==> design/flow/design.v <==
module top(
  input  logic         clk,
  input  logic         rst_n,
  input  logic [31:0]  a, b, c, d, e,  
  output logic [63:0]  y  
);
logic [63:0] mul1_reg, mul2_reg;    
logic [63:0] mul3_reg;             
logic [63:0] sum1_reg;             
logic [63:0] sum2_reg;             
logic [63:0] final_result_reg;    
always_ff @(posedge clk or negedge rst_n) begin
  if (!rst_n) begin
    mul1_reg <= '0;
    mul2_reg <= '0;
  end else begin
    mul1_reg <= a * b;    
    mul2_reg <= c * d;    
  end
end
always_ff @(posedge clk or negedge rst_n) begin
  if (!rst_n) begin
    mul3_reg <= '0;
  end else begin
    mul3_reg <= mul1_reg[31:0] * e;  
  end
end
always_ff @(posedge clk or negedge rst_n) begin
  if (!rst_n) begin
    sum1_reg <= '0;
  end else begin
    sum1_reg <= mul1_reg + mul2_reg;
  end
end
always_ff @(posedge clk or negedge rst_n) begin
  if (!rst_n) begin
    sum2_reg <= '0;
  end else begin
    sum2_reg <= sum1_reg + mul3_reg;
  end
end
always_ff @(posedge clk or negedge rst_n) begin
  if (!rst_n) begin
    final_result_reg <= '0;
  end else begin
    if (|a)  
      final_result_reg <= sum2_reg + sum1_reg;
    else
      final_result_reg <= sum2_reg - mul2_reg;
  end
end
(* IOB="TRUE" *)
always_ff @(posedge clk or negedge rst_n) begin
  if (!rst_n) begin
    y <= '0;
  end else begin
    y <= final_result_reg;
  end
end
endmodule
==> design/flow/run.sh <==
#!/bin/bash
# the make line also repeats each setting of config.mk as NAME=value (left out here)
make -C /OpenROAD-flow-scripts/flow DESIGN_CONFIG=/design/flow/config.mk WORK_HOME=/design/flow/orfs CLKGATE_MAP_FILE= finish
==> design/flow/config.mk <==
export PLATFORM = sky130hd
export DESIGN_NAME = top
export DESIGN_NICKNAME = top
export VERILOG_FILES = /design/flow/design.v
export SDC_FILE = /design/flow/constraint.sdc
export NUM_CORES = 4
export LEC_CHECK = 0
export CAP_MARGIN = 20
export CORE_MARGIN = 2
export CORE_UTILIZATION = 72
export CTS_CLUSTER_SIZE = 77
export HOLD_SLACK_MARGIN = 0.3
export PLACE_DENSITY_LB_ADDON = 0.01
export SLEW_MARGIN = 20
==> design/flow/constraint.sdc <==
create_clock -name core_clock -period 7.29 [get_ports {clk}]
set_input_delay 1.4580 -clock core_clock [delete_from_list [all_inputs] [get_ports {clk}]]
set_output_delay 1.4580 -clock core_clock [all_outputs]
set_load 0.01 [all_outputs]
==> results of run 1 <==
-- through the flow --
step | area (um2) | cells | hold WS [ns]
CTS | 146000 | 16700 | 0.351
detailed placement | 138000 | 16300 | 0.335
global placement | 138000 | 16300 | 0.332
floorplan | 125000 | 13300 | 0.331
-- timing repair --
action,4_1_cts
pin swaps,549
gates resized,1140
buffers inserted,272
setup endpoints to repair,139
cloned,51
-- routing by layer --
layer,track usage (%),GRT overflow
met1,71.6,19
met2,89.9,118
met3,52.9,30
met4,65.0,116
met5,25.5,4
==> results.cfg, run 1 <==
; yosys + openroad results
[yosys]
synthArstFlopShare_pct = 100
ys_sh_adder_pct = 53.7
synthSimpleGateAreaFrac_pct = 17.0
area_leaders = fa_1 44%, ha_1 9.9%, and2_1 9.2%, dfrtp_1 9.1%, inv_1 8.1%
top_logic_kind = adder cells
synth.most_common_cell = fa_1
synthDominantCellAreaShare_pct = 43.8
ys_seq_share_pct = 9.10
ys.warnings.count = 1
synth-edff-count = 0
ys_seq_elements = 448
common_cells = 2691 x fa_1, 2668 x inv_1, 1807 x and2_1, 1563 x nand2_1, 979 x ha_1
ys_chip_area_um2 = 123000
syn_inst = 13300
xor_area_share_pct = 3.04
syn_area_um2 = 123000
synth.distinct_cells = 78
ff_type = dfrtp_1
avgSynthCellArea_um2 = 9.29
yosys_cells = 13300
synthAoiAreaFrac_pct = 6.31
syn-num-nets = 17100
synth_area_leader_cell = fa_1
synth.area.mux_share_pct = 0.557

[clock_network]
cts.sinks = 448
htree_levels = 2
cts_inserted_buffers = 50
cts_hold_buf = 0
clockBufferDepth = 3
root_buffer = clkbuf_16

[run_status]
tool.error = [ERROR GRT-0232] Routing congestion too high. Check the congestion heatmap in the GUI.
status = did not finish
haltStage = global routing

[floorplanning]
die-height_um = 418
rows = 151
fp_util_pct = 72.6
core_um2 = 170000
die_width_um = 418
die_area_um2 = 174000
io_pins = 226

[place]
dp_hpwl_um = 308000
gp_congestion = 1.00
portBuffers = 225
place_ws_ns = -2.00

[global_route]
grt.overflow.total = 287
grt_usage_pct = 70.5
==> inputs of run 2 (changes only) <==
CTS_CLUSTER_SIZE = not set   (was 77)
HOLD_SLACK_MARGIN = not set   (was 0.3)
MAX_ROUTING_LAYER = met4   (was not set)
SETUP_SLACK_MARGIN = -0.66   (was not set)
clock period = 6.55 ns   (was 7.29 ns; I/O delays follow)
==> run 2 against run 1 <==
Compared with the run above: the flow again stops in global routing; synthesized cell count unchanged; synthesized area stayed put; die area unchanged.
==> results.cfg, run 2 <==
; yosys + openroad results
[yosys]
synthAoiAreaFrac_pct = 6.31
yosys_cells = 13300
synth_area_leader_cell = fa_1
syn_inst = 13300
synthArstFlopShare_pct = 100
synth.distinct_cells = 78
synth.most_common_cell = fa_1
synthDominantCellAreaShare_pct = 43.8
synthSimpleGateAreaFrac_pct = 17.0
xor_area_share_pct = 3.04
ff_type = dfrtp_1
ys_seq_elements = 448
ys_chip_area_um2 = 123000
common_cells = 2691 x fa_1, 2668 x inv_1, 1807 x and2_1, 1563 x nand2_1, 979 x ha_1
syn-num-nets = 17100
syn_area_um2 = 123000
synth.area.mux_share_pct = 0.557
top_logic_kind = adder cells
avgSynthCellArea_um2 = 9.29
area_leaders = fa_1 44%, ha_1 9.9%, and2_1 9.2%, dfrtp_1 9.1%, inv_1 8.1%
ys_sh_adder_pct = 53.7
ys.warnings.count = 1
synth-edff-count = 0
ys_seq_share_pct = 9.10

[floorplanning]
rows = 151
core_um2 = 170000
fp_util_pct = 72.6
die_area_um2 = 174000
die-height_um = 418
io_pins = 226
die_width_um = 418

[clock_network]
cts_hold_buf = 0
cts.sinks = 448
clockBufferDepth = 3
htree_levels = 2
root_buffer = clkbuf_16
cts_inserted_buffers = 51

[place]
dp_hpwl_um = 313000
gp_congestion = 1.03
place_area_um2 = 140000
portBuffers = 225

[run_status]
haltStage = global routing
status = did not finish
run 2: timing repair:
item | CTS
pin swaps | 612
resized | 1468
cloned | 38
buffers inserted | 171
endpoints found under the setup margin | 133
run 2: per-stage QoR:
step / utilization, % / setup TNS (ns) / std cells / worst slack [ns]
floorplan: - / -107.18 / 13300 / -1.47
global placement: 82.5 / -274.01 / 16500 / -2.39
detailed placement: 82.5 / -299.10 / 16500 / -2.52
CTS: 84.9 / -107.07 / 16600 / -1.30
==> inputs of run 3 (changes only) <==
MAX_ROUTING_LAYER = not set   (was met4)
PLACE_DENSITY_LB_ADDON = 0.24   (was 0.01)
SETUP_SLACK_MARGIN = 1.23   (was -0.66)
clock period = 8.52 ns   (was 6.55 ns; I/O delays follow)
==> run 3 against run 2 <==
Compared with the run above: the run again fails in global routing; die area unchanged; synthesized area unchanged; synthesized cell count unchanged.
==> results.cfg, run 3 <==
; yosys + openroad results
[floorplanning]
die_width_um = 418
core_um2 = 170000
die_area_um2 = 174000
rows = 151
die-height_um = 418
io_pins = 226
fp_util_pct = 72.6

[clock_network]
root_buffer = clkbuf_16
cts_hold_buf = 0
clockBufferDepth = 3
cts_inserted_buffers = 51
htree_levels = 2
cts.sinks = 448

[run_status]
haltStage = global routing
status = did not finish

[yosys]
ys.warnings.count = 1
synth-edff-count = 0
synth.distinct_cells = 78
synthAoiAreaFrac_pct = 6.31
synth_area_leader_cell = fa_1
ys_seq_share_pct = 9.10
syn_inst = 13300
synth.area.mux_share_pct = 0.557
ys_seq_elements = 448
xor_area_share_pct = 3.04
avgSynthCellArea_um2 = 9.29
syn-num-nets = 17100
ff_type = dfrtp_1
ys_sh_adder_pct = 53.7
common_cells = 2691 x fa_1, 2668 x inv_1, 1807 x and2_1, 1563 x nand2_1, 979 x ha_1
synth.most_common_cell = fa_1
yosys_cells = 13300
syn_area_um2 = 123000
synthSimpleGateAreaFrac_pct = 17.0
synthArstFlopShare_pct = 100
area_leaders = fa_1 44%, ha_1 9.9%, and2_1 9.2%, dfrtp_1 9.1%, inv_1 8.1%
synthDominantCellAreaShare_pct = 43.8
ys_chip_area_um2 = 123000
top_logic_kind = adder cells

[place]
dp_hpwl_um = 301000
gp_congestion = 0.992
place_ws_ns = -1.03
portBuffers = 225
[run 3: through the flow]
stage,cells,cell area [um2],hold WS (ns),util (%)
after global placement,16100,136000,0.335,80.3
after detailed placement,16100,136000,0.336,80.3
after floorplan,13300,125000,0.331,-
after CTS,16400,143000,0.347,84.1
[run 3: timing repair]
action	CTS
pin swaps	410
gates resized	835
buffers inserted	169
setup endpoints to repair	147
cloned	53
==> inputs of run 4 (changes only) <==
CAP_MARGIN = 30   (was 20)
CELL_PAD_IN_SITES_DETAIL_PLACEMENT = 2   (was not set)
CELL_PAD_IN_SITES_GLOBAL_PLACEMENT = 0   (was not set)
CORE_ASPECT_RATIO = 1.12   (was not set)
CORE_UTILIZATION = 58   (was 72)
CTS_CLUSTER_DIAMETER = 141   (was not set)
GPL_ROUTABILITY_DRIVEN = 1   (was not set)
GPL_TIMING_DRIVEN = 0   (was not set)
MIN_ROUTING_LAYER = met2   (was not set)
PLACE_DENSITY_LB_ADDON = 0.25   (was 0.24)
SETUP_SLACK_MARGIN = not set   (was 1.23)
SLEW_MARGIN = 15   (was 20)
clock period = 9.93 ns   (was 8.52 ns; I/O delays follow)
==> run 4 against run 3 <==
Compared with the run above: the run fails in detailed placement; synthesized cell count stayed put; synthesized area stayed put; die area is 24% higher.
==> results.cfg, run 4 <==
; yosys + openroad results
[yosys]
synth-edff-count = 0
syn_area_um2 = 123000
synthDominantCellAreaShare_pct = 43.8
synthAoiAreaFrac_pct = 6.31
ff_type = dfrtp_1
top_logic_kind = adder cells
avgSynthCellArea_um2 = 9.29
ys.warnings.count = 1
ys_seq_share_pct = 9.10
synth.most_common_cell = fa_1
yosys_cells = 13300
xor_area_share_pct = 3.04
synth_area_leader_cell = fa_1
ys_chip_area_um2 = 123000
synth.distinct_cells = 78
synth.area.mux_share_pct = 0.557
synthArstFlopShare_pct = 100
ys_sh_adder_pct = 53.7
syn_inst = 13300
common_cells = 2691 x fa_1, 2668 x inv_1, 1807 x and2_1, 1563 x nand2_1, 979 x ha_1
synthSimpleGateAreaFrac_pct = 17.0
ys_seq_elements = 448
syn-num-nets = 17100
area_leaders = fa_1 44%, ha_1 9.9%, and2_1 9.2%, dfrtp_1 9.1%, inv_1 8.1%

[floorplanning]
die-height_um = 492
io_pins = 226
core_um2 = 212000
fp_util_pct = 58.2
die_width_um = 439
die_area_um2 = 216000
rows = 179

[place]
gp_congestion = 1.29
portBuffers = 225

[run_status]
haltStage = detailed placement
status = did not finish
tool.error = [ERROR DPL-0033] detailed placement checks failed during check placement.
run 4: through the flow:
step / std cells / TNS [ns]
after floorplan: 13300 / 0
after global placement: 16300 / -5706.80
==> inputs of run 5 (changes only) <==
CAP_MARGIN = 20   (was 30)
CELL_PAD_IN_SITES_DETAIL_PLACEMENT = not set   (was 2)
CELL_PAD_IN_SITES_GLOBAL_PLACEMENT = not set   (was 0)
CORE_ASPECT_RATIO = not set   (was 1.12)
CORE_UTILIZATION = 72   (was 58)
CTS_CLUSTER_DIAMETER = not set   (was 141)
GPL_ROUTABILITY_DRIVEN = not set   (was 1)
GPL_TIMING_DRIVEN = not set   (was 0)
MIN_ROUTING_LAYER = not set   (was met2)
PLACE_DENSITY_LB_ADDON = 0.26   (was 0.25)
SETUP_SLACK_MARGIN = 0.08   (was not set)
SLEW_MARGIN = 20   (was 15)
clock period = 8.09 ns   (was 9.93 ns; I/O delays follow)
==> run 5 against run 4 <==
Compared with the run above: the run fails in global routing; die area is 19% lower; synthesized cell count unchanged; synthesized area did not move.
==> results.cfg, run 5 <==
; yosys + openroad results
[yosys]
synth-edff-count = 0
avgSynthCellArea_um2 = 9.29
synth.most_common_cell = fa_1
synthDominantCellAreaShare_pct = 43.8
syn_area_um2 = 123000
synth.area.mux_share_pct = 0.557
synthAoiAreaFrac_pct = 6.31
ys.warnings.count = 1
ys_seq_share_pct = 9.10
synth_area_leader_cell = fa_1
ys_seq_elements = 448
area_leaders = fa_1 44%, ha_1 9.9%, and2_1 9.2%, dfrtp_1 9.1%, inv_1 8.1%
synthArstFlopShare_pct = 100
ys_chip_area_um2 = 123000
xor_area_share_pct = 3.04
top_logic_kind = adder cells
ff_type = dfrtp_1
syn-num-nets = 17100
syn_inst = 13300
synthSimpleGateAreaFrac_pct = 17.0
yosys_cells = 13300
ys_sh_adder_pct = 53.7
synth.distinct_cells = 78
common_cells = 2691 x fa_1, 2668 x inv_1, 1807 x and2_1, 1563 x nand2_1, 979 x ha_1

[floorplanning]
fp_util_pct = 72.6
die_width_um = 418
core_um2 = 170000
rows = 151
die_area_um2 = 174000
die-height_um = 418
io_pins = 226

[place]
place_area_um2 = 137000
gp_congestion = 0.975
portBuffers = 225
dp_hpwl_um = 302000

[clock_network]
htree_levels = 2
cts_hold_buf = 0
cts_inserted_buffers = 50
clockBufferDepth = 3
root_buffer = clkbuf_16
cts.sinks = 448

[run_status]
haltStage = global routing
status = did not finish
==> run 5: stage by stage <==
stage	worst slack [ns]	TNS [ns]	utilization [%]	std cells	hold slack, ns
after CTS	-0.194	-1.64	85.8	16600	0.343
after detailed placement	-1.39	-107.22	80.7	16200	0.336
after global placement	-1.19	-86.33	80.7	16200	0.333
after floorplan	-0.234	-0.938	-	13300	0.331
==> run 5: repair_timing <==
action	4_1_cts
pin swaps	659
cloned	68
setup endpoints to repair	92
setup buffers	312
resized	1232
==> inputs of run 6 (changes only) <==
PLACE_DENSITY_LB_ADDON = not set   (was 0.26)
SETUP_SLACK_MARGIN = 4.65   (was 0.08)
clock period = 16.2 ns   (was 8.09 ns; I/O delays follow)
==> run 6 against run 5 <==
Compared with the run above: now clean on timing, DRC and antenna; die area did not move; synthesized area did not move; synthesized cell count did not move.
==> results.cfg, run 6 <==
; synthesis and place-and-route metrics
[route]
routedWlPerCell_um = 22.9
via_per_inst = 6.14
wirelength_um = 349000
vias = 93700
ant_nets = 0
drt_drc_violations_left = 0
first_pass_iters = 6
first_iter_violations = 8112

[yosys]
syn_inst = 13300
area_leaders = fa_1 44%, ha_1 9.9%, and2_1 9.2%, dfrtp_1 9.1%, inv_1 8.1%
avgSynthCellArea_um2 = 9.29
ys_sh_adder_pct = 53.7
xor_area_share_pct = 3.04
ys_chip_area_um2 = 123000
synthSimpleGateAreaFrac_pct = 17.0
synth_area_leader_cell = fa_1
top_logic_kind = adder cells
synth.area.mux_share_pct = 0.557
synthAoiAreaFrac_pct = 6.31
syn_area_um2 = 123000
syn-num-nets = 17100
ys_seq_elements = 448
common_cells = 2691 x fa_1, 2668 x inv_1, 1807 x and2_1, 1563 x nand2_1, 979 x ha_1
synth.distinct_cells = 78
ff_type = dfrtp_1
synthDominantCellAreaShare_pct = 43.8
synth-edff-count = 0
ys_seq_share_pct = 9.10
ys.warnings.count = 1
synthArstFlopShare_pct = 100
yosys_cells = 13300
synth.most_common_cell = fa_1

[setup_path]
rrSetupSlack_ns = 7.69
endpoint_kind = flop
crit_family = adder cells
worstPathRequired_ns = 16.72
setup.worst_path.class = primary input to flop
r2r_cells = 26
cpPeakStageDelay_ns = 0.56
path_depth = 27
path_buffers = 7
rr_endpoint = mul3_reg[57]
cp-startpoint = a[27]
critPathLaunchType = primary input
crit_top_cell = fa_1
arrival_ns = 11.73
cp_max_fo = 33
crit_slowest_cell = fa_1
critical_path.endpoint = mul1_reg[63]
worstReg2RegStart = mul1_reg[16]

[timing]
setup_viol = 0
post-route-period-util_pct = 69.2
tightest_slew_ns = 1.13
max_slew_margin_pct = 24.6
fmax_mhz = 89.2
rsz0062_at_grt = no
fin_ws_ns = 4.99
period_minus_slack_ns = 11.21
finalSetupTns_ns = 0
whs_ns = 0.291
drv_slew = 0
hold_viol = 0
final.setup_skew_ns = 0.0737

[place]
dp_hpwl_um = 271000
place_inst = 15200
portBuffers = 225
place_area_um2 = 127000
gp_congestion = 1.01
place_ws_ns = 3.83

[global_route]
grt_pass1_vias = 104000
grt_start_max_net_pins = 165
grt_first_pass_wirelength_um = 563000
antenna_found_initial = 13
grt.overflow.total = 0
grt_usage_pct = 41.7

[worst_hold_path]
hold_class = flop to flop
min_from = final_result_reg[63]
hold-path-cell-count = 0
hold_end = y[63]

[flow_run]
cap_violations = 0
warnings = 32

[cells_and_area]
flop_area_um2 = 11200
final_core_util_pct = 75.8
final_cells = 15300
layout.nets = 16800
synthToLayoutAreaGrowth_pct = 4.38
final_area_um2 = 129000
fillCellCount = 11800
mi_logic_area_um2 = 99300

[floorplanning]
die_width_um = 418
core_um2 = 170000
die_area_um2 = 174000
fp_util_pct = 72.6
io_pins = 226
die-height_um = 418
rows = 151

[clock_network]
cts.clk_slew.worst_paths_ns = 0.06
clockBufferDepth = 3
cts_tree = yes
clk_latency_ns = 0.70
htree_levels = 2
cts_hold_buf = 0
cts.sinks = 448
root_buffer = clkbuf_16
postCtsSetupBuffers = 0
cts_inserted_buffers = 54

[run_status]
status = timing/DRC/antenna clean
==> run 6: layer usage <==
| layer | vias to the layer above | GRT usage (%) | wire [um] | part of all wire [%] |
|---|---|---|---|---|
| met5 | - | 0 | 77 | 0.022 |
| met3 | 1496 | 8.07 | 34300 | 9.8 |
| li1 | 39300 | - | - | - |
| met2 | 5381 | 68.3 | 166000 | 47 |
| met4 | 10 | 22.9 | 23000 | 6.6 |
| met1 | 47600 | 52.6 | 126000 | 36 |
==> run 6: final cells by class <==
type / count / share of cell area (%)
Inverter: 2668 / 7.79
Tap cell: 2218 / 2.16
Clock buffer: 65 / 1.15
Multi-Input combinational cell: 9437 / 77.2
Timing Repair Buffer: 390 / 2.57
Clock inverter: 34 / 0.354
Antenna cell: 6 / 0.0117
Sequential cell: 448 / 8.72
==> run 6: timing repair <==
item | 4_1_cts | 5_1_grt
pin swaps | 0 | 0
gates resized | 2 | 6
setup endpoints to repair | 4 | 6
cloned | 0 | 0
==> inputs of run 7 (changes only) <==
CTS_CLUSTER_SIZE = 53   (was not set)
HOLD_SLACK_MARGIN = 0.3   (was not set)
PLACE_DENSITY_LB_ADDON = 0.01   (was not set)
SETUP_SLACK_MARGIN = 1.31   (was 4.65)
clock period = 8.52 ns   (was 16.2 ns; I/O delays follow)
==> run 7 against run 6 <==
Compared with the run above: synthesized area stayed put; the run now fails in global routing; synthesized cell count unchanged; die area unchanged.
==> results.cfg, run 7 <==
; yosys + openroad results
[run_status]
status = did not finish
haltStage = global routing

[yosys]
ys_chip_area_um2 = 123000
synthDominantCellAreaShare_pct = 43.8
synthSimpleGateAreaFrac_pct = 17.0
syn_inst = 13300
top_logic_kind = adder cells
area_leaders = fa_1 44%, ha_1 9.9%, and2_1 9.2%, dfrtp_1 9.1%, inv_1 8.1%
synthArstFlopShare_pct = 100
synth.area.mux_share_pct = 0.557
xor_area_share_pct = 3.04
syn_area_um2 = 123000
ys_seq_elements = 448
ff_type = dfrtp_1
synth.most_common_cell = fa_1
syn-num-nets = 17100
synth_area_leader_cell = fa_1
synth-edff-count = 0
yosys_cells = 13300
synth.distinct_cells = 78
synthAoiAreaFrac_pct = 6.31
ys_seq_share_pct = 9.10
ys_sh_adder_pct = 53.7
common_cells = 2691 x fa_1, 2668 x inv_1, 1807 x and2_1, 1563 x nand2_1, 979 x ha_1
avgSynthCellArea_um2 = 9.29
ys.warnings.count = 1

[floorplanning]
rows = 151
die_width_um = 418
die_area_um2 = 174000
fp_util_pct = 72.6
core_um2 = 170000
die-height_um = 418
io_pins = 226

[place]
place_ws_ns = -0.980
place_area_um2 = 136000
portBuffers = 225
dp_hpwl_um = 300000
gp_congestion = 0.970

[clock_network]
clockBufferDepth = 3
cts.sinks = 448
cts_inserted_buffers = 49
htree_levels = 2
root_buffer = clkbuf_16
[run 7: stage by stage]
| stage | utilization, % | std cells |
|---|---|---|
| after floorplan | - | 13300 |
| after global placement | 80.3 | 16100 |
| after detailed placement | 80.3 | 16100 |
| after CTS | 83.4 | 16400 |
[run 7: repair_timing]
item,CTS
setup buffers,145
setup endpoints to repair,150
hold buffers,0
cloned,45
pin swaps,281
resized,485
==> inputs of run 8 (changes only) <==
CELL_PAD_IN_SITES_DETAIL_PLACEMENT = 1   (was not set)
CORE_ASPECT_RATIO = 1.12   (was not set)
CORE_UTILIZATION = 45   (was 72)
CTS_CLUSTER_DIAMETER = 141   (was not set)
CTS_CLUSTER_SIZE = not set   (was 53)
GPL_ROUTABILITY_DRIVEN = 0   (was not set)
HOLD_SLACK_MARGIN = not set   (was 0.3)
MIN_ROUTING_LAYER = met2   (was not set)
PLACE_DENSITY_LB_ADDON = 0.25   (was 0.01)
SETUP_SLACK_MARGIN = not set   (was 1.31)
clock period = 5.65 ns   (was 8.52 ns; I/O delays follow)
==> run 8 against run 7 <==
Compared with the run above: the flow again stops in global routing; synthesized area is the same; die area up 59%; synthesized cell count did not move.
==> results.cfg, run 8 <==
; yosys + openroad results
[yosys]
synth.most_common_cell = fa_1
ys_seq_elements = 448
synthDominantCellAreaShare_pct = 43.8
syn_inst = 13300
ys_chip_area_um2 = 123000
synth.area.mux_share_pct = 0.557
ys_sh_adder_pct = 53.7
synthArstFlopShare_pct = 100
ys.warnings.count = 1
synth_area_leader_cell = fa_1
ys_seq_share_pct = 9.10
synth.distinct_cells = 78
synth-edff-count = 0
ff_type = dfrtp_1
common_cells = 2691 x fa_1, 2668 x inv_1, 1807 x and2_1, 1563 x nand2_1, 979 x ha_1
synthAoiAreaFrac_pct = 6.31
top_logic_kind = adder cells
avgSynthCellArea_um2 = 9.29
yosys_cells = 13300
synthSimpleGateAreaFrac_pct = 17.0
area_leaders = fa_1 44%, ha_1 9.9%, and2_1 9.2%, dfrtp_1 9.1%, inv_1 8.1%
xor_area_share_pct = 3.04
syn_area_um2 = 123000
syn-num-nets = 17100

[clock_network]
clockBufferDepth = 3
root_buffer = clkbuf_16
cts.sinks = 448
cts_inserted_buffers = 54
htree_levels = 2
cts_hold_buf = 0

[place]
place_area_um2 = 143000
portBuffers = 225
dp_hpwl_um = 346000
place_inst = 18000
place_ws_ns = -3.43

[floorplanning]
die_area_um2 = 278000
die_width_um = 498
die-height_um = 558
core_um2 = 273000
rows = 203
io_pins = 226
fp_util_pct = 45.2

[run_status]
haltStage = global routing
status = did not finish
tool.error = [ERROR GRT-0116] Global routing finished with congestion. Check the congestion regions in the DRC Viewer.

[global_route]
grt.overflow.total = 521
grt_usage_pct = 69.3
-- run 8: repair_timing --
item,4_1_cts
cloned,113
pin swaps,835
endpoints found under the setup margin,196
buffers inserted,359
gates resized,1744
-- run 8: metal layers --
layer | GRT overflow | global-route usage, %
met4 | 98 | 54.7
met2 | 103 | 73.8
met1 | - | -
met3 | 250 | 74.6
met5 | 70 | 51.3
==> inputs of run 9 (changes only) <==
CELL_PAD_IN_SITES_DETAIL_PLACEMENT = not set   (was 1)
CORE_ASPECT_RATIO = not set   (was 1.12)
CORE_UTILIZATION = 72   (was 45)
CTS_CLUSTER_DIAMETER = 72   (was 141)
GPL_ROUTABILITY_DRIVEN = not set   (was 0)
MIN_ROUTING_LAYER = not set   (was met2)
PLACE_DENSITY = 0.41   (was not set)
PLACE_DENSITY_LB_ADDON = not set   (was 0.25)
SETUP_SLACK_MARGIN = -0.57   (was not set)
clock period = 5.69 ns   (was 5.65 ns; I/O delays follow)
==> run 9 against run 8 <==
Compared with the run above: synthesized cell count unchanged; the run again fails in global routing; die area decreased by 37%; synthesized area unchanged.
==> results.cfg, run 9 <==
; yosys + openroad results
[yosys]
synth.distinct_cells = 78
ys_sh_adder_pct = 53.7
common_cells = 2691 x fa_1, 2668 x inv_1, 1807 x and2_1, 1563 x nand2_1, 979 x ha_1
synthSimpleGateAreaFrac_pct = 17.0
ff_type = dfrtp_1
ys_seq_share_pct = 9.10
ys_chip_area_um2 = 123000
ys_seq_elements = 448
synth.area.mux_share_pct = 0.557
synthAoiAreaFrac_pct = 6.31
top_logic_kind = adder cells
avgSynthCellArea_um2 = 9.29
synth.most_common_cell = fa_1
syn_area_um2 = 123000
synth_area_leader_cell = fa_1
area_leaders = fa_1 44%, ha_1 9.9%, and2_1 9.2%, dfrtp_1 9.1%, inv_1 8.1%
yosys_cells = 13300
ys.warnings.count = 1
syn-num-nets = 17100
syn_inst = 13300
synthArstFlopShare_pct = 100
synth-edff-count = 0
xor_area_share_pct = 3.04
synthDominantCellAreaShare_pct = 43.8

[floorplanning]
rows = 151
die-height_um = 418
fp_util_pct = 72.6
die_width_um = 418
die_area_um2 = 174000
io_pins = 226
core_um2 = 170000

[clock_network]
cts_inserted_buffers = 55
root_buffer = clkbuf_16
clockBufferDepth = 3
cts.sinks = 448
cts_hold_buf = 0
htree_levels = 2

[place]
portBuffers = 225
gp_congestion = 0.999
place_inst = 16500
dp_hpwl_um = 309000

[run_status]
haltStage = global routing
status = did not finish
## run 9: stage by stage
step	instance area [um2]	setup slack [ns]
3_5_place_dp	141000	-3.25
2_1_floorplan	125000	-2.15
4_1_cts	145000	-2.15
3_3_place_gp	141000	-3.14
## run 9: timing repair
| item | in CTS |
|---|---|
| endpoints found under the setup margin | 163 |
| pin swaps | 462 |
| gates cloned | 45 |
| resized | 1110 |
| setup buffers | 140 |
==> inputs of run 10 (changes only) <==
CAP_MARGIN = 40   (was 20)
CTS_CLUSTER_DIAMETER = not set   (was 72)
PLACE_DENSITY = not set   (was 0.41)
PLACE_DENSITY_LB_ADDON = 0.24   (was not set)
SETUP_SLACK_MARGIN = -0.66   (was -0.57)
clock period = 6.67 ns   (was 5.69 ns; I/O delays follow)
==> run 10 against run 9 <==
Compared with the run above: now fails the layout checks on setup timing; synthesized cell count unchanged; synthesized area unchanged; die area unchanged.
==> results.cfg, run 10 <==
; synthesis and place-and-route metrics
[yosys]
syn-num-nets = 17100
ys_chip_area_um2 = 123000
yosys_cells = 13300
ys.warnings.count = 1
syn_inst = 13300
ff_type = dfrtp_1
synthAoiAreaFrac_pct = 6.31
area_leaders = fa_1 44%, ha_1 9.9%, and2_1 9.2%, dfrtp_1 9.1%, inv_1 8.1%
avgSynthCellArea_um2 = 9.29
synth.most_common_cell = fa_1
ys_seq_elements = 448
ys_seq_share_pct = 9.10
synth-edff-count = 0
synthDominantCellAreaShare_pct = 43.8
xor_area_share_pct = 3.04
synth.area.mux_share_pct = 0.557
common_cells = 2691 x fa_1, 2668 x inv_1, 1807 x and2_1, 1563 x nand2_1, 979 x ha_1
syn_area_um2 = 123000
synth.distinct_cells = 78
synthArstFlopShare_pct = 100
synth_area_leader_cell = fa_1
ys_sh_adder_pct = 53.7
synthSimpleGateAreaFrac_pct = 17.0
top_logic_kind = adder cells

[place]
dp_hpwl_um = 314000
gp_congestion = 0.989
portBuffers = 225
place_ws_ns = -2.51

[global_route]
grt.overflow.total = 0
grt_usage_pct = 49.8
antenna_found_initial = 40
grt_first_pass_wirelength_um = 662000
grt_pass1_vias = 119000
grt_start_max_net_pins = 166

[setup_path]
worstPathRequired_ns = 7.26
path_cells = buf_4 -> nand2_1 -> fa_1 -> inv_1 -> fa_2 -> fa_1 -> inv_1 -> fa_1 -> inv_1 -> fa_1 -> fa_1 -> fa_1 -> fa_2 -> ha_4 -> buf_4 -> nand2_2 -> nor4_1 -> a311o_2 -> a211o_4 -> a31oi_4 -> o21ai_2 -> or3b_4 -> a21oi_4 -> xnor2_2
rr_endpoint = mul3_reg[60]
critPathLaunchType = primary input
crit_top_cell = fa_1
cpPeakStageDelay_ns = 0.74
critical_path.endpoint = mul2_reg[63]
arrival_ns = 9.02
path_buffers = 5
crit_slowest_cell = fa_1
path_depth = 24
r2r_cells = 24
worstReg2RegStart = mul1_reg[11]
setup.worst_path.class = primary input to flop
crit_family = adder cells
cp-startpoint = d[10]
endpoint_kind = flop
rrSetupSlack_ns = -1.39
cp_max_fo = 23

[cells_and_area]
final_core_util_pct = 86.6
fillCellCount = 7909
layout.nets = 18300
synthToLayoutAreaGrowth_pct = 19.4

[timing]
fmax_mhz = 119
hold_viol = 0
finalSetupTns_ns = -150.26
drv_slew = 0
final.setup_skew_ns = 0.0599
rsz0062_at_grt = yes
period_minus_slack_ns = 8.43
max_slew_margin_pct = 30.0
post-route-period-util_pct = 126
setup_viol = 149
tightest_slew_ns = 1.05
whs_ns = 0.326
fin_ws_ns = -1.76

[clock_network]
cts.sinks = 448
clockBufferDepth = 3
cts_tree = yes
root_buffer = clkbuf_16
htree_levels = 2
cts_inserted_buffers = 51
cts.clk_slew.worst_paths_ns = 0.07
cts_hold_buf = 0
clk_latency_ns = 0.71

[floorplanning]
die_area_um2 = 174000
die-height_um = 418
rows = 151
io_pins = 226
fp_util_pct = 72.6
core_um2 = 170000
die_width_um = 418

[flow_run]
cap_violations = 0
warnings = 37

[worst_hold_path]
min_from = final_result_reg[38]
hold_class = flop to flop
hold-path-cell-count = 0
hold_end = y[38]

[route]
drt_drc_violations_left = 0
first_iter_violations = 13700
wirelength_um = 454000
via_per_inst = 6.51
first_pass_iters = 13
ant_nets = 0
vias = 109000
routedWlPerCell_um = 27.1

[run_status]
status = finished with violations
so_faults = setup timing
-- run 10: per-stage QoR --
| step | instance area (um2) | instances |
|---|---|---|
| final | 147000 | 16700 |
| after global routing | 147000 | 16700 |
| after CTS | 144000 | 16600 |
| after detailed placement | 140000 | 16500 |
| after global placement | 140000 | 16500 |
| after floorplan | 125000 | 13300 |
-- run 10: layer usage --
layer / routed length, um / up-vias / track usage [%]
met5: 474 / - / 1.83
met4: 48400 / 30 / 37.4
met3: 62500 / 4189 / 18.2
met2: 202000 / 9749 / 77.4
met1: 141000 / 52800 / 56.3
li1: - / 42300 / -
-- run 10: area by class of cell --
cell class	instances	area (um2)	area share, %
well taps	2218	2780	1.89
diodes	51	128	0.0868
clock inverters	28	383	0.260
clock buffers	66	1420	0.968
flip-flops and latches	448	11200	7.63
repair buffers	1833	18100	12.3
inverters	2668	10000	6.82
multi-input cells	9437	103000	70.1
-- run 10: what timing repair did --
action                                  4_1_cts  5_1_grt
endpoints found under the hold margin         0        0
resized                                    1086      729
gates cloned                                 34       27
pin swaps                                   457      465
setup buffers                               126      133
endpoints found under the setup margin      131      129
==> inputs of run 11 (changes only) <==
CAP_MARGIN = 5   (was 40)
CORE_UTILIZATION = 69   (was 72)
CTS_CLUSTER_SIZE = 91   (was not set)
HOLD_SLACK_MARGIN = -0.1   (was not set)
PLACE_DENSITY_LB_ADDON = not set   (was 0.24)
SETUP_SLACK_MARGIN = -0.45   (was -0.66)
clock period = 6.31 ns   (was 6.67 ns; I/O delays follow)
==> run 11 against run 10 <==
Compared with the run above: the run now fails in global routing; synthesized cell count stayed put; synthesized area is the same; die area rose by 4.3%.
==> results.cfg, run 11 <==
; yosys + openroad results
[yosys]
synth-edff-count = 0
synth.distinct_cells = 78
synthDominantCellAreaShare_pct = 43.8
synth_area_leader_cell = fa_1
top_logic_kind = adder cells
synth.area.mux_share_pct = 0.557
avgSynthCellArea_um2 = 9.29
synth.most_common_cell = fa_1
ff_type = dfrtp_1
ys_sh_adder_pct = 53.7
yosys_cells = 13300
xor_area_share_pct = 3.04
ys_seq_share_pct = 9.10
syn_inst = 13300
synthSimpleGateAreaFrac_pct = 17.0
common_cells = 2691 x fa_1, 2668 x inv_1, 1807 x and2_1, 1563 x nand2_1, 979 x ha_1
ys_seq_elements = 448
ys.warnings.count = 1
ys_chip_area_um2 = 123000
syn_area_um2 = 123000
syn-num-nets = 17100
area_leaders = fa_1 44%, ha_1 9.9%, and2_1 9.2%, dfrtp_1 9.1%, inv_1 8.1%
synthAoiAreaFrac_pct = 6.31
synthArstFlopShare_pct = 100

[floorplanning]
fp_util_pct = 69.2
die_width_um = 426
rows = 155
die_area_um2 = 182000
core_um2 = 178000
io_pins = 226
die-height_um = 426

[run_status]
haltStage = global routing
status = did not finish

[clock_network]
cts_inserted_buffers = 50
clockBufferDepth = 3
htree_levels = 2
cts.sinks = 448
root_buffer = clkbuf_16
cts_hold_buf = 0

[place]
portBuffers = 225
gp_congestion = 1.04
dp_hpwl_um = 306000
place_ws_ns = -2.69
==> run 11: stage by stage <==
stage          cells  area (um2)
4_1_cts        17100      149000
3_5_place_dp   16700      141000
3_3_place_gp   16700      141000
2_1_floorplan  13300      125000
==> run 11: what timing repair did <==
item	in CTS
cloned	78
setup endpoints to repair	152
gates resized	1501
pin swaps	701
buffers inserted	306
==> inputs of run 12 (changes only) <==
ABC_AREA = 1   (was not set)
CAP_MARGIN = 30   (was 5)
CELL_PAD_IN_SITES_DETAIL_PLACEMENT = 1   (was not set)
CORE_MARGIN = 5   (was 2)
CORE_UTILIZATION = 46   (was 69)
CTS_CLUSTER_DIAMETER = 218   (was not set)
CTS_CLUSTER_SIZE = not set   (was 91)
GPL_TIMING_DRIVEN = 0   (was not set)
HOLD_SLACK_MARGIN = not set   (was -0.1)
MIN_ROUTING_LAYER = met2   (was not set)
PLACE_DENSITY_LB_ADDON = 0.19   (was not set)
SETUP_SLACK_MARGIN = 1.31   (was -0.45)
SLEW_MARGIN = 15   (was 20)
TNS_END_PERCENT = 100   (was not set)
clock period = 15.0 ns   (was 6.31 ns; I/O delays follow)
==> run 12 against run 11 <==
Compared with the run above: the run again fails in global routing; synthesized area increased by 8.9%; synthesized cell count rose by 37%; die area increased by 66%.
==> results.cfg, run 12 <==
; yosys + openroad results
[yosys]
syn_inst = 18100
synthArstFlopShare_pct = 100
synth.distinct_cells = 46
syn-num-nets = 22000
synthAoiAreaFrac_pct = 3.92
syn_area_um2 = 134000
ys_seq_elements = 448
synth.most_common_cell = inv_1
synth-edff-count = 0
yosys_cells = 18100
synthSimpleGateAreaFrac_pct = 19.5
top_logic_kind = adder cells
area_leaders = fa_1 40%, inv_1 15%, nand2_1 14%, ha_1 9.1%, dfrtp_1 8.4%
synth_area_leader_cell = fa_1
synthDominantCellAreaShare_pct = 40.2
xor_area_share_pct = 1.89
ys_chip_area_um2 = 134000
synth.area.mux_share_pct = 0
ff_type = dfrtp_1
ys_seq_share_pct = 8.36
common_cells = 5426 x inv_1, 5111 x nand2_1, 2691 x fa_1, 1063 x nor2_1, 979 x ha_1
ys_sh_adder_pct = 49.3
avgSynthCellArea_um2 = 7.39
ys.warnings.count = 1

[place]
gp_congestion = 1.17
portBuffers = 193
dp_hpwl_um = 561000
place_area_um2 = 143000
place_inst = 22400
place_ws_ns = 3.57

[global_route]
grt_usage_pct = 70.5
grt.overflow.total = 16

[floorplanning]
die_width_um = 550
fp_util_pct = 46.1
die_area_um2 = 302000
io_pins = 226
rows = 198
die-height_um = 550
core_um2 = 291000

[clock_network]
root_buffer = clkbuf_16
cts.sinks = 448
clockBufferDepth = 3
cts_hold_buf = 0
cts_inserted_buffers = 52
postCtsSetupBuffers = 0
htree_levels = 2
cts-resized-gates = 0

[run_status]
tool.error = [ERROR GRT-0116] Global routing finished with congestion. Check the congestion regions in the DRC Viewer.
status = did not finish
haltStage = global routing
==> run 12: metal layers <==
metal,overflow,track usage [%]
met4,0,44.9
met1,-,-
met2,0,74.9
met5,2,54.9
met3,14,82.7
==> inputs of run 13 (changes only) <==
CAP_MARGIN = 20   (was 30)
CELL_PAD_IN_SITES_DETAIL_PLACEMENT = not set   (was 1)
CORE_ASPECT_RATIO = 0.5   (was not set)
CORE_MARGIN = 2   (was 5)
CORE_UTILIZATION = 72   (was 46)
CTS_CLUSTER_DIAMETER = 332   (was 218)
CTS_CLUSTER_SIZE = 98   (was not set)
GPL_TIMING_DRIVEN = not set   (was 0)
MIN_ROUTING_LAYER = not set   (was met2)
PLACE_DENSITY = 0.41   (was not set)
PLACE_DENSITY_LB_ADDON = not set   (was 0.19)
SETUP_SLACK_MARGIN = 1.27   (was 1.31)
SLEW_MARGIN = 20   (was 15)
TNS_END_PERCENT = 10   (was 100)
clock period = 6.3 ns   (was 15.0 ns; I/O delays follow)
==> run 13 against run 12 <==
Compared with the run above: the flow again stops in global routing; synthesized cell count unchanged; die area decreased by 37%; synthesized area unchanged.
==> results.cfg, run 13 <==
; yosys + openroad results
[floorplanning]
die_area_um2 = 190000
rows = 111
io_pins = 226
die-height_um = 309
die_width_um = 614
fp_util_pct = 72.8
core_um2 = 184000

[yosys]
ys_sh_adder_pct = 49.3
ff_type = dfrtp_1
ys_chip_area_um2 = 134000
ys_seq_elements = 448
xor_area_share_pct = 1.89
synth_area_leader_cell = fa_1
yosys_cells = 18100
synthArstFlopShare_pct = 100
top_logic_kind = adder cells
synth.area.mux_share_pct = 0
syn-num-nets = 22000
synthSimpleGateAreaFrac_pct = 19.5
avgSynthCellArea_um2 = 7.39
common_cells = 5426 x inv_1, 5111 x nand2_1, 2691 x fa_1, 1063 x nor2_1, 979 x ha_1
ys_seq_share_pct = 8.36
synth.most_common_cell = inv_1
synthAoiAreaFrac_pct = 3.92
ys.warnings.count = 1
syn_area_um2 = 134000
synth.distinct_cells = 46
synthDominantCellAreaShare_pct = 40.2
area_leaders = fa_1 40%, inv_1 15%, nand2_1 14%, ha_1 9.1%, dfrtp_1 8.4%
syn_inst = 18100
synth-edff-count = 0

[clock_network]
cts_hold_buf = 0
cts_inserted_buffers = 8
htree_levels = 1
cts.sinks = 448
root_buffer = clkbuf_16
clockBufferDepth = 3

[global_route]
grt_usage_pct = 77.4
grt.overflow.total = 1235

[place]
dp_hpwl_um = 398000
place_ws_ns = -2.15
portBuffers = 225
place_inst = 21600
gp_congestion = 1.15

[run_status]
tool.error = [ERROR GRT-0116] Global routing finished with congestion. Check the congestion regions in the DRC Viewer.
status = did not finish
haltStage = global routing
run 13: stage by stage:
step / TNS [ns] / hold WS, ns / area, um2 / utilization (%)
floorplan: -80.20 / 0.331 / 135000 / -
global placement: -245.87 / 0.332 / 150000 / 81.7
detailed placement: -266.39 / 0.335 / 150000 / 81.7
CTS: -88.71 / 0.382 / 158000 / 85.6
run 13: what timing repair did:
action / CTS
gates resized: 1399
endpoints found under the setup margin: 220
pin swaps: 515
cloned: 70
setup buffers: 188
run 13: layer usage:
metal / GRT overflow / global-route usage (%)
met1: 113 / 79.8
met2: 622 / 92.6
met3: 101 / 65.3
met4: 384 / 68.2
met5: 15 / 37.9
==> inputs of run 14 (changes only) <==
CELL_PAD_IN_SITES_GLOBAL_PLACEMENT = 0   (was not set)
CORE_ASPECT_RATIO = 0.59   (was 0.5)
CORE_UTILIZATION = 56   (was 72)
CTS_CLUSTER_DIAMETER = 123   (was 332)
CTS_CLUSTER_SIZE = not set   (was 98)
GPL_ROUTABILITY_DRIVEN = 0   (was not set)
GPL_TIMING_DRIVEN = 0   (was not set)
MAX_ROUTING_LAYER = met5   (was not set)
MIN_ROUTING_LAYER = met2   (was not set)
PLACE_DENSITY = 0.47   (was 0.41)
SETUP_SLACK_MARGIN = not set   (was 1.27)
TNS_END_PERCENT = 60   (was 10)
clock period = 14.9 ns   (was 6.3 ns; I/O delays follow)
==> run 14 against run 13 <==
Compared with the run above: the run again fails in global routing; die area grew 28%; synthesized area is the same; synthesized cell count did not move.
==> results.cfg, run 14 <==
; yosys + openroad results
[run_status]
status = did not finish
haltStage = global routing
tool.error = [ERROR GRT-0116] Global routing finished with congestion. Check the congestion regions in the DRC Viewer.

[yosys]
synth.most_common_cell = inv_1
ys_seq_elements = 448
area_leaders = fa_1 40%, inv_1 15%, nand2_1 14%, ha_1 9.1%, dfrtp_1 8.4%
xor_area_share_pct = 1.89
avgSynthCellArea_um2 = 7.39
ys.warnings.count = 1
syn_area_um2 = 134000
ff_type = dfrtp_1
syn_inst = 18100
synthSimpleGateAreaFrac_pct = 19.5
ys_chip_area_um2 = 134000
ys_seq_share_pct = 8.36
yosys_cells = 18100
synthArstFlopShare_pct = 100
syn-num-nets = 22000
synth.area.mux_share_pct = 0
synth-edff-count = 0
top_logic_kind = adder cells
synthAoiAreaFrac_pct = 3.92
ys_sh_adder_pct = 49.3
common_cells = 5426 x inv_1, 5111 x nand2_1, 2691 x fa_1, 1063 x nor2_1, 979 x ha_1
synth_area_leader_cell = fa_1
synthDominantCellAreaShare_pct = 40.2
synth.distinct_cells = 46

[clock_network]
cts_hold_buf = 0
postCtsSetupBuffers = 0
clockBufferDepth = 3
cts_inserted_buffers = 46
cts-resized-gates = 0
root_buffer = clkbuf_16
htree_levels = 2
cts.sinks = 448

[floorplanning]
die_area_um2 = 243000
core_um2 = 237000
die-height_um = 380
die_width_um = 641
rows = 137
io_pins = 226
fp_util_pct = 56.5

[place]
place_ws_ns = 3.65
place_inst = 21500
portBuffers = 193
place_area_um2 = 140000
dp_hpwl_um = 477000

[global_route]
grt.overflow.total = 7386
grt_usage_pct = 92.4
run 14: stage by stage:
| stage | util [%] | setup TNS [ns] | hold WS, ns |
|---|---|---|---|
| floorplan | - | 0 | 0.331 |
| global placement | 59.0 | -3873.87 | 0.332 |
| detailed placement | 59.1 | 0 | 0.335 |
| CTS | 59.8 | 0 | 0.324 |
run 14: metal layers:
| layer | track usage (%) | overflow |
|---|---|---|
| met1 | - | - |
| met2 | 88.4 | 458 |
| met3 | 110 | 5969 |
| met4 | 70.8 | 295 |
| met5 | 94.5 | 664 |
==> inputs of run 15 (changes only) <==
ABC_AREA = not set   (was 1)
CELL_PAD_IN_SITES_GLOBAL_PLACEMENT = not set   (was 0)
CORE_ASPECT_RATIO = not set   (was 0.59)
CORE_UTILIZATION = 72   (was 56)
CTS_CLUSTER_DIAMETER = not set   (was 123)
GPL_ROUTABILITY_DRIVEN = not set   (was 0)
GPL_TIMING_DRIVEN = not set   (was 0)
MAX_ROUTING_LAYER = not set   (was met5)
MIN_ROUTING_LAYER = not set   (was met2)
PLACE_DENSITY = 0.41   (was 0.47)
TNS_END_PERCENT = not set   (was 60)
clock period = 6.49 ns   (was 14.9 ns; I/O delays follow)
==> run 15 against run 14 <==
Compared with the run above: synthesized area decreased by 8.2%; synthesized cell count decreased by 27%; die area decreased by 28%; the run again fails in global routing.
==> results.cfg, run 15 <==
; yosys + openroad results
[place]
place_ws_ns = -2.60
gp_congestion = 0.984
place_area_um2 = 140000
portBuffers = 225
dp_hpwl_um = 318000

[yosys]
area_leaders = fa_1 44%, ha_1 9.9%, and2_1 9.2%, dfrtp_1 9.1%, inv_1 8.1%
ys_sh_adder_pct = 53.7
ys.warnings.count = 1
synth.area.mux_share_pct = 0.557
ff_type = dfrtp_1
synthDominantCellAreaShare_pct = 43.8
top_logic_kind = adder cells
yosys_cells = 13300
synthSimpleGateAreaFrac_pct = 17.0
synth-edff-count = 0
avgSynthCellArea_um2 = 9.29
syn_area_um2 = 123000
synth_area_leader_cell = fa_1
xor_area_share_pct = 3.04
syn_inst = 13300
ys_chip_area_um2 = 123000
synth.distinct_cells = 78
syn-num-nets = 17100
synthAoiAreaFrac_pct = 6.31
common_cells = 2691 x fa_1, 2668 x inv_1, 1807 x and2_1, 1563 x nand2_1, 979 x ha_1
synth.most_common_cell = fa_1
synthArstFlopShare_pct = 100
ys_seq_share_pct = 9.10
ys_seq_elements = 448

[floorplanning]
io_pins = 226
die-height_um = 418
fp_util_pct = 72.6
rows = 151
core_um2 = 170000
die_area_um2 = 174000
die_width_um = 418

[clock_network]
cts.sinks = 448
clockBufferDepth = 3
htree_levels = 2
cts_inserted_buffers = 50
root_buffer = clkbuf_16

[global_route]
grt_usage_pct = 83.9
grt.overflow.total = 1190

[run_status]
status = did not finish
haltStage = global routing
tool.error = [ERROR GRT-0232] Routing congestion too high. Check the congestion heatmap in the GUI.
-- run 15: per-layer routing --
layer,GRT overflow,global-route usage (%)
met1,87,82.0
met2,635,97.3
met3,84,73.9
met4,377,83.1
met5,7,51.4
-- run 15: stage by stage --
step / instances / hold WS, ns / TNS, ns
2_1_floorplan: 13300 / 0.331 / -111.45
3_3_place_gp: 16500 / 0.334 / -287.26
3_5_place_dp: 16500 / 0.336 / -312.73
4_1_cts: 17000 / 0.345 / -126.35
-- run 15: what timing repair did --
item | CTS
pin swaps | 825
gates cloned | 76
hold buffers | 0
endpoints found under the setup margin | 167
resized | 1572
buffers inserted | 378
==> inputs of run 16 (changes only) <==
CORE_UTILIZATION = 44   (was 72)
PLACE_DENSITY = not set   (was 0.41)
clock period = 6.14 ns   (was 6.49 ns; I/O delays follow)
==> run 16 against run 15 <==
Compared with the run above: now fails the layout checks on setup timing; synthesized area is the same; synthesized cell count unchanged; die area is 63% higher.
==> results.cfg, run 16 <==
; synthesis and place-and-route metrics
[timing]
rsz0062_at_grt = yes
drv_slew = 0
fmax_mhz = 127
fin_ws_ns = -1.72
max_slew_margin_pct = 40.1
final.setup_skew_ns = 0.0763
post-route-period-util_pct = 128
setup_viol = 160
period_minus_slack_ns = 7.86
hold_viol = 0
tightest_slew_ns = 0.887

[cells_and_area]
final_cells = 18600
mi_logic_area_um2 = 104000
flop_area_um2 = 11200
fillCellCount = 24600
layout.nets = 18700
synthToLayoutAreaGrowth_pct = 25.9

[route]
drt_drc_violations_left = 0
first_pass_iters = 7
wirelength_um = 365000
ant_nets = 0
routedWlPerCell_um = 19.6
via_per_inst = 5.14
first_iter_violations = 5792
vias = 95600

[run_status]
so_faults = setup timing
status = finished with violations

[setup_path]
crit_slowest_cell = fa_1
arrival_ns = 8.44
cp_max_fo = 5
cpPeakStageDelay_ns = 0.59
path_depth = 25
rr_endpoint = mul3_reg[59]
worstPathRequired_ns = 6.72
r2r_cells = 25
critPathLaunchType = primary input
endpoint_kind = flop
crit_top_cell = fa_1
worstReg2RegStart = mul1_reg[26]
setup.worst_path.class = primary input to flop
critical_path.endpoint = mul2_reg[63]
cp-startpoint = c[11]
path_buffers = 4
rrSetupSlack_ns = -1.43
crit_family = adder cells

[yosys]
synthSimpleGateAreaFrac_pct = 17.0
syn_area_um2 = 123000
avgSynthCellArea_um2 = 9.29
ys_chip_area_um2 = 123000
yosys_cells = 13300
synth-edff-count = 0
synth.most_common_cell = fa_1
ys_seq_share_pct = 9.10
xor_area_share_pct = 3.04
common_cells = 2691 x fa_1, 2668 x inv_1, 1807 x and2_1, 1563 x nand2_1, 979 x ha_1
top_logic_kind = adder cells
area_leaders = fa_1 44%, ha_1 9.9%, and2_1 9.2%, dfrtp_1 9.1%, inv_1 8.1%
synthAoiAreaFrac_pct = 6.31
ys_seq_elements = 448
synthArstFlopShare_pct = 100
synthDominantCellAreaShare_pct = 43.8
ff_type = dfrtp_1
ys.warnings.count = 1
synth_area_leader_cell = fa_1
synth.area.mux_share_pct = 0.557
ys_sh_adder_pct = 53.7
syn_inst = 13300
syn-num-nets = 17100
synth.distinct_cells = 78

[global_route]
grt.overflow.total = 0
grt_start_max_net_pins = 113
antenna_found_initial = 14
grt_pass1_vias = 103000
grt_usage_pct = 26.3
grt_first_pass_wirelength_um = 588000

[place]
dp_hpwl_um = 285000
portBuffers = 225
gp_congestion = 0.897
place_inst = 18100
place_ws_ns = -3.15

[clock_network]
cts_hold_buf = 0
cts_tree = yes
cts_inserted_buffers = 51
htree_levels = 2
cts.sinks = 448
root_buffer = clkbuf_16
clockBufferDepth = 3
cts.clk_slew.worst_paths_ns = 0.06
clk_latency_ns = 0.68

[floorplanning]
io_pins = 226
die-height_um = 533
die_width_um = 533
rows = 194
die_area_um2 = 284000
fp_util_pct = 44.1
core_um2 = 279000

[worst_hold_path]
hold_class = flop to flop
hold_end = y[4]
hold-path-cell-count = 0
min_from = final_result_reg[4]

[flow_run]
warnings = 35
cap_violations = 0
## run 16: per-layer routing
| layer | vias to the layer above | global-route usage (%) | part of all wire (%) | wire, um |
|---|---|---|---|---|
| met5 | - | 0 | 0.012 | 44 |
| met4 | 6 | 7.88 | 3.6 | 13000 |
| met3 | 546 | 2.96 | 5.9 | 21400 |
| met2 | 2680 | 43.6 | 48 | 173000 |
| met1 | 49300 | 36.3 | 43 | 157000 |
| li1 | 43000 | - | - | - |
## run 16: layout make-up
class	instances	share of cell area, %
antenna	1	0.00161
clock buffer	64	0.900
clock inverter	28	0.305
inverter	2668	6.46
multi-input combinational	9437	67.0
sequential	448	7.23
tap	3724	3.00
timing repair buffer	2234	15.1
## run 16: stage by stage
step                instance area, um2  TNS, ns  util (%)  hold WS [ns]
global route                    155000  -192.82      55.6         0.345
detailed placement              143000  -363.47      51.4         0.335
floorplan                       126000  -152.74         -         0.331
finish                          155000  -164.66      55.6         0.334
global placement                143000  -362.74      51.4         0.333
CTS                             153000  -162.68      54.8         0.338
## run 16: what timing repair did
action / in CTS / in global routing
setup endpoints to repair: 179 / 173
gates cloned: 87 / 5
setup buffers: 330 / 88
gates resized: 1350 / 591
pin swaps: 680 / 515
==> inputs of run 17 (changes only) <==
CAP_MARGIN = 40   (was 20)
CORE_UTILIZATION = 69   (was 44)
CTS_CLUSTER_SIZE = 91   (was not set)
HOLD_SLACK_MARGIN = 0.3   (was not set)
SETUP_SLACK_MARGIN = -0.45   (was not set)
clock period = 7.7 ns   (was 6.14 ns; I/O delays follow)
==> run 17 against run 16 <==
Compared with the run above: still fails the layout checks on setup timing; routed wire length up 3.0%; final area down 8.3%; via count is 3.3% higher; critical endpoint is now mul3_reg[57]; clock skew shrank 0.017 ns; global-route usage rose by 16 points; synthesized cell count unchanged; critical path depth is 2 higher; first-iteration DRC count grew 38%.
==> results.cfg, run 17 <==
; synthesis and place-and-route metrics
[run_status]
status = finished with violations
so_faults = setup timing

[setup_path]
rrSetupSlack_ns = -0.33
r2r_cells = 25
endpoint_kind = flop
path_depth = 27
critPathLaunchType = primary input
crit_top_cell = fa_1
critical_path.endpoint = mul3_reg[57]
worstPathRequired_ns = 8.26
setup.worst_path.class = primary input to flop
crit_slowest_cell = fa_1
arrival_ns = 8.81
path_buffers = 7
cpPeakStageDelay_ns = 0.55
crit_family = adder cells
cp_max_fo = 11
rr_endpoint = mul3_reg[57]
worstReg2RegStart = mul1_reg[14]
cp-startpoint = e[5]

[yosys]
synth_area_leader_cell = fa_1
xor_area_share_pct = 3.04
avgSynthCellArea_um2 = 9.29
syn-num-nets = 17100
synthDominantCellAreaShare_pct = 43.8
synth.distinct_cells = 78
synthSimpleGateAreaFrac_pct = 17.0
synth.most_common_cell = fa_1
ff_type = dfrtp_1
top_logic_kind = adder cells
ys_sh_adder_pct = 53.7
synthArstFlopShare_pct = 100
ys_seq_share_pct = 9.10
synth-edff-count = 0
yosys_cells = 13300
synthAoiAreaFrac_pct = 6.31
ys.warnings.count = 1
synth.area.mux_share_pct = 0.557
syn_area_um2 = 123000
common_cells = 2691 x fa_1, 2668 x inv_1, 1807 x and2_1, 1563 x nand2_1, 979 x ha_1
ys_chip_area_um2 = 123000
ys_seq_elements = 448
syn_inst = 13300
area_leaders = fa_1 44%, ha_1 9.9%, and2_1 9.2%, dfrtp_1 9.1%, inv_1 8.1%

[worst_hold_path]
hold_end = y[45]
min_from = final_result_reg[45]
hold_class = flop to flop
hold-path-cell-count = 0

[cells_and_area]
final_core_util_pct = 80.0
flop_area_um2 = 11200
layout.nets = 18000
final_cells = 16500
mi_logic_area_um2 = 102000
fillCellCount = 11100
synthToLayoutAreaGrowth_pct = 15.5

[clock_network]
cts_tree = yes
cts_inserted_buffers = 50
cts.clk_slew.worst_paths_ns = 0.07
cts_hold_buf = 0
root_buffer = clkbuf_16
clockBufferDepth = 3
clk_latency_ns = 0.69
htree_levels = 2
cts.sinks = 448

[floorplanning]
die-height_um = 426
core_um2 = 178000
die_width_um = 426
fp_util_pct = 69.2
io_pins = 226
die_area_um2 = 182000
rows = 155

[global_route]
grt_first_pass_wirelength_um = 600000
grt_usage_pct = 42.7
grt_pass1_vias = 111000
antenna_found_initial = 21
grt_start_max_net_pins = 168
grt.overflow.total = 0

[place]
gp_congestion = 0.994
portBuffers = 225
place_inst = 16300
dp_hpwl_um = 293000

[route]
drt_drc_violations_left = 0
vias = 98700
via_per_inst = 5.97
first_pass_iters = 8
ant_nets = 0
routedWlPerCell_um = 22.7
wirelength_um = 376000
first_iter_violations = 8008

[timing]
fin_ws_ns = -0.558
max_slew_margin_pct = 32.8
post-route-period-util_pct = 107
setup_viol = 80
rsz0062_at_grt = yes
final.setup_skew_ns = 0.0589
finalSetupTns_ns = -23.00
drv_slew = 0
hold_viol = 0
tightest_slew_ns = 1.00
period_minus_slack_ns = 8.26
whs_ns = 0.338
fmax_mhz = 121

[flow_run]
cap_violations = 0
warnings = 39
## run 17: metal layers
metal	wire (um)	global-route usage, %	vias to the layer above
met3	38200	10.9	1792
li1	-	-	41600
met1	133000	51.8	49700
met4	25400	23.6	12
met2	179000	70.0	5593
met5	201	0.317	-
## run 17: metrics by stage
stage / setup slack (ns) / cell area (um2)
after floorplan: -0.546 / 124000
after global placement: -1.73 / 137000
after CTS: -0.537 / 142000
after global routing: -0.720 / 142000
after detailed placement: -1.79 / 137000
final: -0.558 / 142000
## run 17: timing repair
item,CTS,global route
setup buffers,164,32
cloned,44,10
pin swaps,423,309
setup endpoints to repair,74,75
resized,779,438
## run 17: layout make-up
cell class	instances	area share, %
diodes	11	0.0194
clock buffers	58	0.943
clock inverters	33	0.277
inverters	2668	7.04
multi-input cells	9437	71.4
flip-flops and latches	448	7.88
well taps	2355	2.07
repair buffers	1538	10.4
==> inputs of run 18 (changes only) <==
CAP_MARGIN = 20   (was 40)
CORE_UTILIZATION = 45   (was 69)
CTS_CLUSTER_SIZE = not set   (was 91)
HOLD_SLACK_MARGIN = not set   (was 0.3)
SETUP_SLACK_MARGIN = not set   (was -0.45)
clock period = 17.0 ns   (was 7.7 ns; I/O delays follow)
==> run 18 against run 17 <==
Compared with the run above: now clean on timing, DRC and antenna; utilization is 32 points lower; die area up 53%; clock-buffer cell count grew 3; cell count increased by 0.44%; register-to-register slack improved by 8.7 ns; synthesized area is the same; sequential share of layout area grew 0.75 points; non-clock buffer count shrank 1158; critical path type unchanged; critical endpoint is now mul1_reg[63]; highest routed layer unchanged.
==> results.cfg, run 18 <==
; synthesis and place-and-route metrics
[global_route]
grt_start_max_net_pins = 159
grt_pass1_vias = 95500
grt_usage_pct = 25.1
grt_first_pass_wirelength_um = 548000
grt.overflow.total = 0
antenna_found_initial = 11

[clock_network]
cts_hold_buf = 0
cts_inserted_buffers = 51
cts.sinks = 448
htree_levels = 2
cts_tree = yes
cts.clk_slew.worst_paths_ns = 0.06
clk_latency_ns = 0.66
postCtsSetupBuffers = 0
clockBufferDepth = 3
cts-resized-gates = 0
root_buffer = clkbuf_16

[yosys]
synthDominantCellAreaShare_pct = 43.8
syn_inst = 13300
synthSimpleGateAreaFrac_pct = 17.0
area_leaders = fa_1 44%, ha_1 9.9%, and2_1 9.2%, dfrtp_1 9.1%, inv_1 8.1%
top_logic_kind = adder cells
avgSynthCellArea_um2 = 9.29
ys_chip_area_um2 = 123000
ys_seq_share_pct = 9.10
ys_sh_adder_pct = 53.7
syn_area_um2 = 123000
ys.warnings.count = 1
yosys_cells = 13300
synth.distinct_cells = 78
syn-num-nets = 17100
synthArstFlopShare_pct = 100
ff_type = dfrtp_1
synthAoiAreaFrac_pct = 6.31
synth-edff-count = 0
synth.most_common_cell = fa_1
synth.area.mux_share_pct = 0.557
synth_area_leader_cell = fa_1
common_cells = 2691 x fa_1, 2668 x inv_1, 1807 x and2_1, 1563 x nand2_1, 979 x ha_1
xor_area_share_pct = 3.04
ys_seq_elements = 448

[timing]
whs_ns = 0.346
drv_slew = 0
post-route-period-util_pct = 68.3
fin_ws_ns = 5.38
tightest_slew_ns = 1.04
hold_viol = 0
final.setup_skew_ns = 0.0522
max_slew_margin_pct = 30.8
period_minus_slack_ns = 11.62
setup_viol = 0
finalSetupTns_ns = 0
fmax_mhz = 86.1
rsz0062_at_grt = no

[setup_path]
worstReg2RegStart = mul1_reg[8]
arrival_ns = 12.16
cp-startpoint = a[24]
path_depth = 27
setup.worst_path.class = primary input to flop
crit_top_cell = fa_1
crit_family = adder cells
r2r_cells = 25
rr_endpoint = mul3_reg[59]
worstPathRequired_ns = 17.54
cp_max_fo = 33
critical_path.endpoint = mul1_reg[63]
rrSetupSlack_ns = 8.37
path_buffers = 7
critPathLaunchType = primary input
crit_slowest_cell = nor4b_1
cpPeakStageDelay_ns = 0.80
endpoint_kind = flop

[worst_hold_path]
hold-path-cell-count = 0
min_from = final_result_reg[60]
hold_end = y[60]
hold_class = flop to flop

[place]
place_ws_ns = 4.81
gp_congestion = 0.903
portBuffers = 225
dp_hpwl_um = 264000
place_inst = 16500

[cells_and_area]
synthToLayoutAreaGrowth_pct = 5.51
mi_logic_area_um2 = 99300
flop_area_um2 = 11200
final_cells = 16600
layout.nets = 16800
fillCellCount = 26300

[route]
routedWlPerCell_um = 20.2
first_iter_violations = 5361
wirelength_um = 336000
vias = 87800
via_per_inst = 5.28
first_pass_iters = 6
ant_nets = 0
drt_drc_violations_left = 0

[floorplanning]
die_width_um = 527
die_area_um2 = 278000
die-height_um = 527
rows = 192
core_um2 = 273000
fp_util_pct = 45.1
io_pins = 226

[flow_run]
warnings = 29
cap_violations = 0

[run_status]
status = timing/DRC/antenna clean
[run 18: stage by stage]
stage / utilization [%] / area, um2
after detailed placement: 47.0 / 128000
after global placement: 47.0 / 128000
after global routing: 47.6 / 130000
final: 47.6 / 130000
after CTS: 47.6 / 130000
after floorplan: - / 123000
[run 18: cell type report]
type / instances / share of cell area (%)
multi-input cells: 9437 / 76.4
flip-flops and latches: 448 / 8.63
inverters: 2668 / 7.71
well taps: 3589 / 3.46
repair buffers: 380 / 2.46
clock buffers: 61 / 1.06
clock inverters: 35 / 0.286
diodes: 2 / 0.00385
[run 18: metal layers]
| layer | track usage [%] | part of all wire (%) | vias up |
|---|---|---|---|
| met4 | 6.00 | 2.6 | 2 |
| met2 | 43.4 | 50 | 2310 |
| li1 | - | - | 39200 |
| met3 | 2.40 | 5.0 | 428 |
| met1 | 33.9 | 43 | 45800 |
| met5 | 0 | 0.0036 | - |
